// dct_4x4_core
module dct_4x4_core (
    input          clk,
    input          reset,
    input          i_valid,
    output         i_ready,
    input  [255:0] i_data,
    output         o_valid,
    input          o_ready,
    output [255:0] o_data
);
For scale: roughly 11000 cells after synthesis, about 81000 µm² of cells after synthesis.
clock: 3.43 ns
lec_check: 0
abc_area: 1
cap_margin: 20
cell_pad_in_sites_detail_placement: 1
cell_pad_in_sites_global_placement: 3
core_margin: 2
core_utilization: 65
cts_cluster_diameter: 43
cts_cluster_size: 69
hold_slack_margin: 0.25
max_routing_layer: met4
min_routing_layer: met2
place_density_lb_addon: 0.28
setup_slack_margin: 0.34
slew_margin: 0
run.sh (not shown) runs the stock make flow with config.mk's settings and CLKGATE_MAP_FILE=.
The baseline stopped in global placement without I/O (FLW-0024).
Next try:
Settings changed: CELL_PAD_IN_SITES_DETAIL_PLACEMENT 1 to unset, CELL_PAD_IN_SITES_GLOBAL_PLACEMENT 3 to unset, CORE_UTILIZATION 65 to 71, CTS_CLUSTER_DIAMETER 43 to 220, CTS_CLUSTER_SIZE 69 to unset, HOLD_SLACK_MARGIN 0.25 to unset, MIN_ROUTING_LAYER met2 to unset, PLACE_DENSITY_LB_ADDON 0.28 to 0.05, SETUP_SLACK_MARGIN 0.34 to unset, SLEW_MARGIN 0 to 20.
Clock period 3.43 ns to 3.17 ns, I/O delays scaled along.
Result: Now the flow did not get past global routing with GRT-0116. Die size is lower by 8.4%. Synthesized area stays the same. Synthesized cell count does not change.
Next try:
Settings changed: ABC_AREA 1 to unset, CORE_UTILIZATION 71 to 9, CTS_CLUSTER_DIAMETER 220 to unset, MAX_ROUTING_LAYER met4 to unset, PLACE_DENSITY set to 0.6, PLACE_DENSITY_LB_ADDON 0.05 to unset.
Clock period 3.17 ns to 6.05 ns, I/O delays scaled along.
This time the run ran to the end with no violations.
Die size is higher to 7.3 times its value.
Synthesized area falls by about 6%.
Synthesized cell count fell by about 17%.
Next try:
Settings changed: CORE_UTILIZATION 9 to 72, PLACE_DENSITY 0.6 to 0.39.
Clock period 6.05 ns to 3.43 ns, I/O delays scaled along.
Effect: Now the flow failed in global routing (GRT-0232); synthesized cell count is unchanged; die area drops by 87%; synthesized area does not change.


## run 1
dct_4x4_core again, from the RTL that the note above started with.
make LEC_CHECK=0 CAP_MARGIN=40 CORE_MARGIN=2 CORE_UTILIZATION=72 CTS_CLUSTER_DIAMETER=140 CTS_CLUSTER_SIZE=17 HOLD_SLACK_MARGIN=0.29 MAX_ROUTING_LAYER=met5 SETUP_SLACK_MARGIN=-0.35 SLEW_MARGIN=20 finish   # period 3.45 ns
Status run 1: flow complete, layout not clean - negative setup slack
diff inputs: run 1 => run 2
Settings: removing SETUP_SLACK_MARGIN (formerly -0.35); removing CTS_CLUSTER_DIAMETER (formerly 140); setting PLACE_DENSITY to 0.6 for the first time; changing CORE_UTILIZATION from 72 to 40; removing CTS_CLUSTER_SIZE (formerly 17); changing CAP_MARGIN from 40 to 20; removing HOLD_SLACK_MARGIN (formerly 0.29); removing MAX_ROUTING_LAYER (formerly met5); changing the clock period (ns, I/O delays scaled along) from 3.45 to 4.74.
Notes after the runs:
- Summary of run 2 and run 1: one run falls short of a clean finish, namely run 1.
- Although it ran to completion, run 1 produced a layout that fails the final checks because of negative setup slack.
- For run 2, the timing endpoint of the critical path was u_dct_4x4.col_out[14][13], unlike run 1, where it was u_dct_4x4.col_out[12][12].
- Looking only at count of clock-buffer cells in the layout, and setting everything else aside, the lower value of run 2 and run 1 goes to run 1.
- The share of the clock period used by the worst path after layout of run 2 falls short of that of run 1 by 27 points.
#### Input delta (run 3 over run 2)
Settings: CTS_CLUSTER_DIAMETER: unset -> 288; PLACE_DENSITY: 0.6 -> 0.39; CORE_UTILIZATION: 40 -> 72; CTS_CLUSTER_SIZE: unset -> 98; the clock period (ns, I/O delays scaled along): 4.74 -> 3.27.
--- outcome ---
- Diff run 2 -> run 3 | final weighted congestion of routability-driven global placement | increase of about 14%
- Run 3 against run 2: synthesis area per yosys essentially unchanged; core box area decreased 0.085 mm^2.
- Sort run 3 and run 2 by die area, descending, and run 2 comes first.
- Run 3 did not run to completion, as it errored out during global routing.
- The total of flip-flops plus latches after synthesis was comparable across run 3 and run 2.
- Delta (run 3 minus run 2): width of the chip went down by 110 um, number of gates resized after cts went up by 975, number of buffers added for setup after CTS went up by 180, half-perimeter wire length after detailed placement went up by 4.3%, row count went down by 41.
- Relative to run 2, the vertical die dimension measured on run 3 has decreased by more than a quarter.
Relative to run 3, the following input files were edited for run 4:
Settings: CTS_CLUSTER_SIZE removed (was 98); CTS_CLUSTER_DIAMETER changed from 288 to 360; PLACE_DENSITY changed from 0.39 to 0.6; the clock period (ns, I/O delays scaled along) changed from 3.27 to 3.76.
==> comparison <==
On combined area of all synthesized cells, run 3 and run 4 are basically level. Placer congestion estimate in run 4 vs run 3: down about 1.9%. In run 4 the implementation completed, yet the final layout does not meet the checks, the culprit being negative setup slack. Comparing run 3 with run 4, the sequential fraction of the synthesis area came out essentially unchanged. Run 4 ends up with a total setup buffers inserted after CTS that is 155 lower than in run 3. The worst-case setup slack after placement of run 4 exceeds that of run 3 by 0.38 ns.
